==> run C: inputs <==
==> flow/design.v <==
`timescale 1ns/1ps
module ALU(ALUControl, a, b, zero, less_greater, w);
    parameter N = 16;
    input [2:0] ALUControl;
    input signed [N-1:0] a, b;
    output zero, less_greater;
    output reg signed [N-1:0] w;
    always @(a or b or ALUControl) begin
        case (ALUControl)
            3'b000   :  w = a + b;
            3'b001   :  w = a - b;
            3'b010   :  w = a & b;
            3'b011    :  w = a | b;
            3'b101   :  w = $signed(a) < $signed(b) ? 16'd1 : 16'd0;
            3'b100   :  w = a ^ b;
            default:  w = {N{1'bx}};
        endcase
    end
    assign zero = (~|w);
    assign less_greater = |w;
endmodule
`timescale 1ns/1ps
module ALU_Controller(func3, Branch_funct, ALUOp, ALUControl);
    input [2:0] func3;
    input [1:0] Branch_funct;
    input [1:0] ALUOp;  
    output reg [2:0] ALUControl;
    always @(ALUOp or func3 or Branch_funct)begin
        case (ALUOp)
            2'b00   : ALUControl <= 3'b000;
            2'b01   : ALUControl <= 
                        (Branch_funct == 2'b00) ? 3'b001:
                        (Branch_funct == 2'b01) ? 3'b001:
                        (Branch_funct == 2'b10) ? 3'b101: 3'bxxx;
            2'b10   : ALUControl <= 
                        (func3 == 3'b000) ? 3'b000:
                        (func3 == 3'b001)  ? 3'b001:
                        (func3 == 3'b111) ? 3'b010:
                        (func3 == 3'b110) ? 3'b011:
                        (func3 == 3'b010) ? 3'b101 : 3'bxxx;
            2'b11   : ALUControl <= 3'b000;
            default: ALUControl <= 3'b000;
        endcase
    end
endmodule
module BranchController(Branch_funct, branch, less_greater, zero, w);
    input branch, zero, less_greater;
    input [1:0] Branch_funct;
    output reg w;
    always @(Branch_funct, zero, less_greater, branch) begin
        case (Branch_funct)
            2'b00   : w <= branch && zero;
            2'b01   : w <= branch && ~zero;
            2'b10   : w <= branch && less_greater;
            default: w <= 1'b0;
        endcase
    end
endmodule
`timescale 1ns/1ps
module CRegister(in, en, rst, clk, out);
    parameter N = 16;
    input [N-1:0] in;
    input en, clk, rst;
    output reg [N-1:0] out;
    always @(posedge clk or posedge rst) begin
        if (rst)
            out <= {N{1'b0}};
        else if (en)
            out <= in;
    end
endmodule
`timescale 1ns/1ps
module ImmExtension(immSrc, data, w);
    input [2:0] immSrc;
    input [12:0] data;
    parameter [2:0] L_T = 3'b000, S_T = 3'b001,
                    B_T = 3'b010, J_T = 3'b011,
                    I_T = 3'b100;
    output reg [15:0] w;
    always @(immSrc, data) begin
        case (immSrc)
            L_T   : w <= {{9{data[12]}},data[12], data[8:6] , data[2:0]};
            S_T   : w <= {{19{data[12]}},data[12], data[5:0]};
            J_T   : w <= {{3{data[12]}},data[12], data[11:0]};
            B_T   : w <= {{11{data[12]}}, data[12], data[9], data[2:0]};
            I_T   : w <= {{9{data[12]}},data[12], data[8:6], data[2:0]};
            default: w <= 16'dx;
        endcase
    end
endmodule
`timescale 1ns/1ps
module Mux2to1(slc, a, b, w);
    parameter N = 16;
    input slc;
    input [N-1:0] a, b;
    output [N-1:0] w;
    assign w = ~slc ? a : b;
endmodule
`timescale 1ns/1ps
module Mux4to1(slc, a, b, c, d, w);
    parameter N = 16;
    input [1:0] slc;
    input [N-1:0] a, b, c, d;
    output reg [N-1:0] w;
    always @(a or b or c or d or slc) begin
        case (slc)
            2'b00  : w <= a;
            2'b01  : w <= b;
            2'b10  : w <= c;
            2'b11  : w <= d;
            default: w <= {N{1'bx}};
        endcase
    end
endmodule
`timescale 1ns/1ps
module RegisterFile(clk, regWrite,
                    readRegister1, readRegister2,
                    writeRegister, writeData,
                    readData1, readData2);
    parameter WordLen = 16;
    parameter WordCount = 16;
    input regWrite, clk;
    input [2:0] readRegister1, readRegister2, writeRegister;
    input [WordLen-1:0] writeData;
    output [WordLen-1:0] readData1, readData2;
    reg [WordLen-1:0] registerFile [0:(WordCount /2)-1];
    always @(posedge clk) begin
        if (regWrite)
            registerFile[writeRegister] <= writeData;
    end
    assign readData1 = registerFile[readRegister1];
    assign readData2 = registerFile[readRegister2];
endmodule
`timescale 1ns/1ps
module MainController(clk, rst, op,
                      PCUpdate, adrSrc, memWrite, branch,
                      IRWrite, resultSrc, ALUOp, 
                      ALUSrcA, ALUSrcB, immSrc, regWrite, jump);
    input [2:0] op;
    input clk, rst;
    output reg [1:0]  resultSrc, ALUSrcA, ALUSrcB, ALUOp;
    output reg [2:0] immSrc;
    output reg adrSrc, regWrite, memWrite, PCUpdate, branch, IRWrite, jump;
    parameter [2:0] R_T = 3'b000, L_T = 3'b001,
                    S_T = 3'b010, B_T = 3'b011,
                    J_T = 3'b100, I_T = 3'b101;
    reg [11:0] pstate;
    reg [11:0] nstate;
    always @(*) begin
        case (pstate)
            12'b000000000001   : nstate = 12'b000000000010;
            12'b000000000010  : nstate =  (op == L_T)    ? 12'b000000000100     :
                                 (op == R_T)    ? 12'b000000010000     :
                                 (op == B_T)    ? 12'b000001000000     :                                   
                                 (op == J_T)    ? 12'b000000001000     :
                                 (op == S_T)    ? 12'b000010000000     : 
                                 (op == I_T)    ? 12'b100000000001     :12'b000000000001;   
            12'b100000000001 : nstate = 12'b000000100000;
            12'b000000000100 : nstate = 12'b001000000001;
            12'b000000010000 : nstate = 12'b000000100000;
            12'b000000100000: nstate = 12'b000000000001;
            12'b000001000000 : nstate = 12'b000000000001;
            12'b000000001000 : nstate = 12'b000000000001;
            12'b000010000000 : nstate = 12'b000100000000;
            12'b000100000000: nstate = 12'b000000000001;
            12'b001000000001: nstate = 12'b010000000001;
            12'b010000000001 : nstate = 12'b000000000001;
            default: nstate = 12'b000000000001;
        endcase
    end
    always @(pstate) begin
        {resultSrc, memWrite, ALUOp, ALUSrcA, ALUSrcB, immSrc, 
                regWrite, PCUpdate, branch, IRWrite, jump, adrSrc} = 18'b0;
        case (pstate)
            12'b000000000001 : begin
                IRWrite   = 1'b1;
                adrSrc    = 1'b0;
                ALUSrcA   = 2'b00;
                ALUSrcB   = 2'b10;
                ALUOp     = 2'b00;
                resultSrc = 2'b10;
                PCUpdate  = 1'b1;
            end
            12'b000000000010: begin
                ALUSrcA   = 2'b01;
                ALUSrcB   = 2'b01;
                ALUOp     = 2'b00;
                immSrc    = 3'b010;
            end
            12'b100000000001: begin 
                ALUSrcA   = 2'b10;
                ALUSrcB   = 2'b01;
                immSrc    = 3'b100;
                ALUOp     = 2'b11;
            end
            12'b000000000100: begin 
                ALUSrcA   = 2'b10;
                ALUSrcB   = 2'b01;
                immSrc    = 3'b000;
                ALUOp     = 2'b11;
            end
            12'b001000000001: begin
                resultSrc = 2'b00;
                adrSrc    = 1'b1;
            end
            12'b010000000001: begin
                resultSrc = 2'b01;
                regWrite  = 1'b1;
            end
            12'b000000010000: begin
                ALUSrcA   = 2'b10;
                ALUSrcB   = 2'b00;
                ALUOp     = 2'b10;
            end
            12'b000001000000: begin
                ALUSrcA   = 2'b10;
                ALUSrcB   = 2'b00;
                ALUOp     = 2'b01;
                resultSrc = 2'b00;
                branch    = 1'b1;
            end
            12'b000000001000: begin
                ALUSrcA   = 2'b01;
                ALUSrcB   = 2'b01;
                ALUOp     = 2'b00;
                resultSrc = 2'b10;
                immSrc    = 3'b011;
                jump      = 1'b1;
            end
            12'b000010000000: begin
                ALUSrcA   = 2'b10;
                ALUSrcB   = 2'b01;
                ALUOp     = 2'b00;
                immSrc    = 3'b001;
            end
            12'b000100000000: begin
                resultSrc = 2'b00;
                adrSrc    = 1'b1;
                memWrite  = 1'b1;
            end
            12'b000000100000: begin
                resultSrc = 2'b00;
                regWrite  = 1'b1;
            end
        endcase
    end
    always @(posedge clk or posedge rst) begin
        if (rst)
            pstate <= 12'b000000000001;
        else
            pstate <= nstate;
    end
endmodule
`timescale 1ns/1ps
module RISC_V_Controller(clk, rst, op, func3, Branch_funct, zero,less_greater,
                    PCWrite, adrSrc, memWrite,
                    IRWrite, resultSrc, ALUControl,
                    ALUSrcA, ALUSrcB, immSrc, regWrite);
    input [2:0] op;
    input [2:0] func3;
    input [1:0] Branch_funct;
    input clk, rst, zero, less_greater;
    output PCWrite, adrSrc, memWrite, IRWrite, regWrite;
    output [1:0] resultSrc, ALUSrcA, ALUSrcB;
    output [2:0] ALUControl;
    output [2:0] immSrc;
    wire PCUpdate, branch, Branch_out, jump;
    wire[1:0] ALUOp;
    MainController mainController(
        .clk(clk), .rst(rst), .op(op),
        .PCUpdate(PCUpdate),
        .adrSrc(adrSrc), .memWrite(memWrite),
        .branch(branch), .resultSrc(resultSrc),
        .ALUSrcA(ALUSrcA), .ALUSrcB(ALUSrcB),
        .immSrc(immSrc), .regWrite(regWrite),
        .IRWrite(IRWrite), .ALUOp(ALUOp), .jump(jump)
    );
    ALU_Controller ALUController(
        .func3(func3),  .ALUOp(ALUOp), .ALUControl(ALUControl), .Branch_funct(Branch_funct)
    );    
    BranchController Branch_Control(
                                    .Branch_funct(Branch_funct), .branch(branch), .less_greater(less_greater), .zero(zero), .w(Branch_out)
                                    );
    assign PCWrite = (PCUpdate | Branch_out | jump); 
endmodule
`timescale 1ns/1ps
module RISC_V_Datapath(clk, rst, PCWrite, adrSrc, memWrite,
                    IRWrite, resultSrc, ALUControl,
                    ALUSrcA, ALUSrcB, immSrc, regWrite,
                    op, func3, Branch_funct, zero, less_greater, funct7,
                    mem_addr, mem_wdata, mem_we, mem_rdata);
    input clk, rst, PCWrite, adrSrc, memWrite, IRWrite, regWrite;
    input [1:0] resultSrc, ALUSrcA, ALUSrcB;
    input [2:0] ALUControl;
    input [2:0] immSrc;
    input  [15:0] mem_rdata;
    output [15:0] mem_addr, mem_wdata;
    output        mem_we;
    output [2:0] op;
    output [2:0] func3;
    output [1:0] Branch_funct;
    output  zero, less_greater, funct7;
    wire [15:0] Adr, PC, ReadData, OldPC;
    wire [15:0] ImmExt, instr, Data;
    wire [15:0] RD1, RD2, A, B, SrcA, SrcB;
    wire [15:0] ALUResult, ALUOut, Result;
    CRegister  PCR  (.in(Result),    .en(PCWrite), .rst(rst), .clk(clk), .out(PC));
    CRegister OldPCR(.in(PC),        .en(IRWrite), .rst(rst), .clk(clk), .out(OldPC));
    CRegister  IR   (.in(ReadData),  .en(IRWrite), .rst(rst), .clk(clk), .out(instr));
    CRegister MDR   (.in(ReadData),  .en(1'b1),    .rst(rst), .clk(clk), .out(Data));
    CRegister AR    (.in(RD1),       .en(1'b1),    .rst(rst), .clk(clk), .out(A));
    CRegister BR    (.in(RD2),       .en(1'b1),    .rst(rst), .clk(clk), .out(B));
    CRegister ALUR  (.in(ALUResult), .en(1'b1),    .rst(rst), .clk(clk), .out(ALUOut));
    Mux2to1 AdrMux(.slc(adrSrc),    .a(PC),     .b(Result), .w(Adr));
    Mux4to1 AMux     (.slc(ALUSrcA),   .a(PC),     .b(OldPC),  .c(A),         .d(16'd0),  .w(SrcA));
    Mux4to1 BMux     (.slc(ALUSrcB),   .a(B),      .b(ImmExt), .c(16'd2),     .d(16'd0),  .w(SrcB));
    Mux4to1 ResultMux(.slc(resultSrc), .a(ALUOut), .b(Data),   .c(ALUResult), .d(ImmExt), .w(Result));
    ImmExtension Extend(
        .immSrc(immSrc), .data({instr[15], instr[11:0]}), .w(ImmExt)
    );
    ALU ALU_Instance(
        .ALUControl(ALUControl), .a(SrcA), .b(SrcB), 
        .zero(zero), .less_greater(less_greater), .w(ALUResult)
    );
    assign mem_addr  = Adr;
    assign mem_wdata = B;
    assign mem_we    = memWrite;
    assign ReadData  = mem_rdata;
    RegisterFile RF(
        .clk(clk), 
        .regWrite(regWrite),
        .writeData(Result), 
        .readData1(RD1), .readData2(RD2),
        .readRegister1(instr[5:3]), 
        .readRegister2(instr[8:6]),
        .writeRegister(instr[11:9])
    );
    assign funct7 = instr[15]; 
    assign op = instr[14:12];
    assign func3 = instr[2:0];
    assign Branch_funct = instr[11:10];
endmodule
`timescale 1ns/1ps
module RISC_V(clk, rst, mem_addr, mem_wdata, mem_we, mem_rdata);
    input clk, rst;
    input  [15:0] mem_rdata;  
    output [15:0] mem_addr;   
    output [15:0] mem_wdata;  
    output        mem_we;     
    wire [2:0] func3, ALUControl;
    wire[2:0] immSrc;
    wire zero, less_greater, PCSrc, memWrite, 
         regWrite, ALUSrc, PCWrite, adrSrc, IRWrite, funct7;
    wire [1:0] resultSrc, ALUSrcA, ALUSrcB, Branch_funct;
    wire [2:0] op; 
    RISC_V_Controller CU(
        .clk(clk), .rst(rst), .op(op), 
        .func3(func3), .immSrc(immSrc), .zero(zero), 
        .less_greater(less_greater), .PCWrite(PCWrite),
        .adrSrc(adrSrc), .memWrite(memWrite), 
        .IRWrite(IRWrite), .resultSrc(resultSrc), 
        .ALUControl(ALUControl), .ALUSrcA(ALUSrcA),
        .ALUSrcB(ALUSrcB), .regWrite(regWrite),
        .Branch_funct(Branch_funct)
    );
    RISC_V_Datapath DP(
        .clk(clk), .rst(rst), .less_greater(less_greater),
        .PCWrite(PCWrite), .adrSrc(adrSrc),
        .memWrite(memWrite), .IRWrite(IRWrite), 
        .resultSrc(resultSrc), .immSrc(immSrc), 
        .ALUControl(ALUControl), .op(op),
        .ALUSrcA(ALUSrcA), .func3(func3),
        .ALUSrcB(ALUSrcB), .zero(zero),
        .regWrite(regWrite), .Branch_funct(Branch_funct), .funct7(funct7),
        .mem_addr(mem_addr), .mem_wdata(mem_wdata), .mem_we(mem_we), .mem_rdata(mem_rdata)
    );
endmodule
==> flow/run.sh <==
#!/bin/bash
# the make line also repeats each setting of config.mk as NAME=value (left out here)
make -C /OpenROAD-flow-scripts/flow DESIGN_CONFIG=/design/flow/config.mk WORK_HOME=/design/flow/orfs CLKGATE_MAP_FILE= finish
==> flow/config.mk <==
export PLATFORM = sky130hd
export DESIGN_NAME = RISC_V
export DESIGN_NICKNAME = RISC_V
export VERILOG_FILES = /design/flow/design.v
export SDC_FILE = /design/flow/constraint.sdc
export NUM_CORES = 4
export LEC_CHECK = 0
export ABC_AREA = 1
export CAP_MARGIN = 10
export CORE_MARGIN = 2
export CORE_UTILIZATION = 72
export CTS_CLUSTER_DIAMETER = 95
export CTS_CLUSTER_SIZE = 40
export GPL_TIMING_DRIVEN = 1
export MAX_ROUTING_LAYER = met5
export PLACE_DENSITY = 0.6
export SLEW_MARGIN = 20
export TNS_END_PERCENT = 100
==> flow/constraint.sdc <==
create_clock -name core_clock -period 4.69 [get_ports {clk}]
set_input_delay 0.9380 -clock core_clock [delete_from_list [all_inputs] [get_ports {clk}]]
set_output_delay 0.9380 -clock core_clock [all_outputs]
set_load 0.01 [all_outputs]
==> inputs of run R, as changes to run C <==
Settings changed: ABC_AREA 1 to unset, CAP_MARGIN 10 to 20, CELL_PAD_IN_SITES_DETAIL_PLACEMENT set to 1, CELL_PAD_IN_SITES_GLOBAL_PLACEMENT set to 3, CORE_MARGIN 2 to 4, CORE_UTILIZATION 72 to 57, CTS_CLUSTER_DIAMETER 95 to 63, CTS_CLUSTER_SIZE 40 to unset, GPL_TIMING_DRIVEN 1 to 0, HOLD_SLACK_MARGIN set to -0.01, MAX_ROUTING_LAYER met5 to unset, MIN_ROUTING_LAYER set to met2, PLACE_DENSITY 0.6 to unset, TNS_END_PERCENT 100 to 35.
==> flow/constraint.sdc (replaced) <==
create_clock -name core_clock -period 4.83 [get_ports {clk}]
set_input_delay 0.9660 -clock core_clock [delete_from_list [all_inputs] [get_ports {clk}]]
set_output_delay 0.9660 -clock core_clock [all_outputs]
set_load 0.01 [all_outputs]
==> inputs of run D, as changes to run C <==
Settings changed: CAP_MARGIN 10 to 20, CORE_UTILIZATION 72 to 71, CTS_CLUSTER_DIAMETER 95 to 99, CTS_CLUSTER_SIZE 40 to 86, GPL_TIMING_DRIVEN 1 to unset, MAX_ROUTING_LAYER met5 to unset, PLACE_DENSITY 0.6 to 0.4, SETUP_SLACK_MARGIN set to -0.37, TNS_END_PERCENT 100 to unset.
==> flow/constraint.sdc (replaced) <==
create_clock -name core_clock -period 4.55 [get_ports {clk}]
set_input_delay 0.9100 -clock core_clock [delete_from_list [all_inputs] [get_ports {clk}]]
set_output_delay 0.9100 -clock core_clock [all_outputs]
set_load 0.01 [all_outputs]
==> impl_metrics.xml <==
<?xml version="1.0" encoding="UTF-8"?>
<metrics>
  <group name="floorplan">
    <metric name="die-width" unit="µm">164</metric>
    <metric name="fp.dieArea" unit="µm²">26900</metric>
    <metric name="initial_utilization" unit="">0.585</metric>
  </group>
  <group name="synthesis">
    <metric name="yosys.area_share.adder" unit="">0.0515</metric>
    <metric name="yosysSeqAreaShare" unit="">0.500</metric>
    <metric name="yosys.cell_types.count" unit="">89</metric>
    <metric name="yosys.area_share.aoi" unit="">0.105</metric>
    <metric name="post_synth_top_area_share" unit="">0.277</metric>
    <metric name="syn-num-nets" unit="">1124</metric>
  </group>
  <group name="run_status">
    <metric name="lastStage" unit="">global placement without I/O (3_1_place_gp_skip_io)</metric>
    <metric name="error" unit="">[ERROR GPL-0301] Utilization 102.355 % exceeds 100%.</metric>
    <metric name="outcome" unit="">stopped before the end</metric>
  </group>
</metrics>
[end of results for run R]
==> impl_metrics.xml <==
<?xml version="1.0" encoding="UTF-8"?>
<metrics>
  <group name="run_status">
    <metric name="outcome" unit="">stopped before the end</metric>
    <metric name="lastStage" unit="">clock tree synthesis (4_1_cts)</metric>
    <metric name="error" unit="">[ERROR DPL-0033] detailed placement checks failed during check placement.</metric>
  </group>
  <group name="synthesis">
    <metric name="syn-num-nets" unit="">1833</metric>
    <metric name="yosys.area_share.adder" unit="">0.0506</metric>
  </group>
  <group name="floorplan">
    <metric name="die-width" unit="µm">145</metric>
    <metric name="fp.dieArea" unit="µm²">21100</metric>
  </group>
</metrics>
[end of results for run D]
==> impl_metrics.xml <==
<?xml version="1.0" encoding="UTF-8"?>
<metrics>
  <group name="synthesis">
    <metric name="yosys.cell_types.count" unit="">42</metric>
    <metric name="yosys.area_share.aoi" unit="">0.146</metric>
    <metric name="yosysSeqAreaShare" unit="">0.491</metric>
    <metric name="yosys.area_share.adder" unit="">0.0506</metric>
  </group>
  <group name="floorplan">
    <metric name="initial_utilization" unit="">0.730</metric>
    <metric name="fp.dieArea" unit="µm²">20800</metric>
    <metric name="die-width" unit="µm">144</metric>
  </group>
  <group name="run_status">
    <metric name="outcome" unit="">stopped before the end</metric>
    <metric name="error" unit="">[ERROR GRT-0232] Routing congestion too high. Check the congestion heatmap in the GUI.</metric>
    <metric name="lastStage" unit="">global routing (5_1_grt)</metric>
  </group>
</metrics>
[end of results for run C]
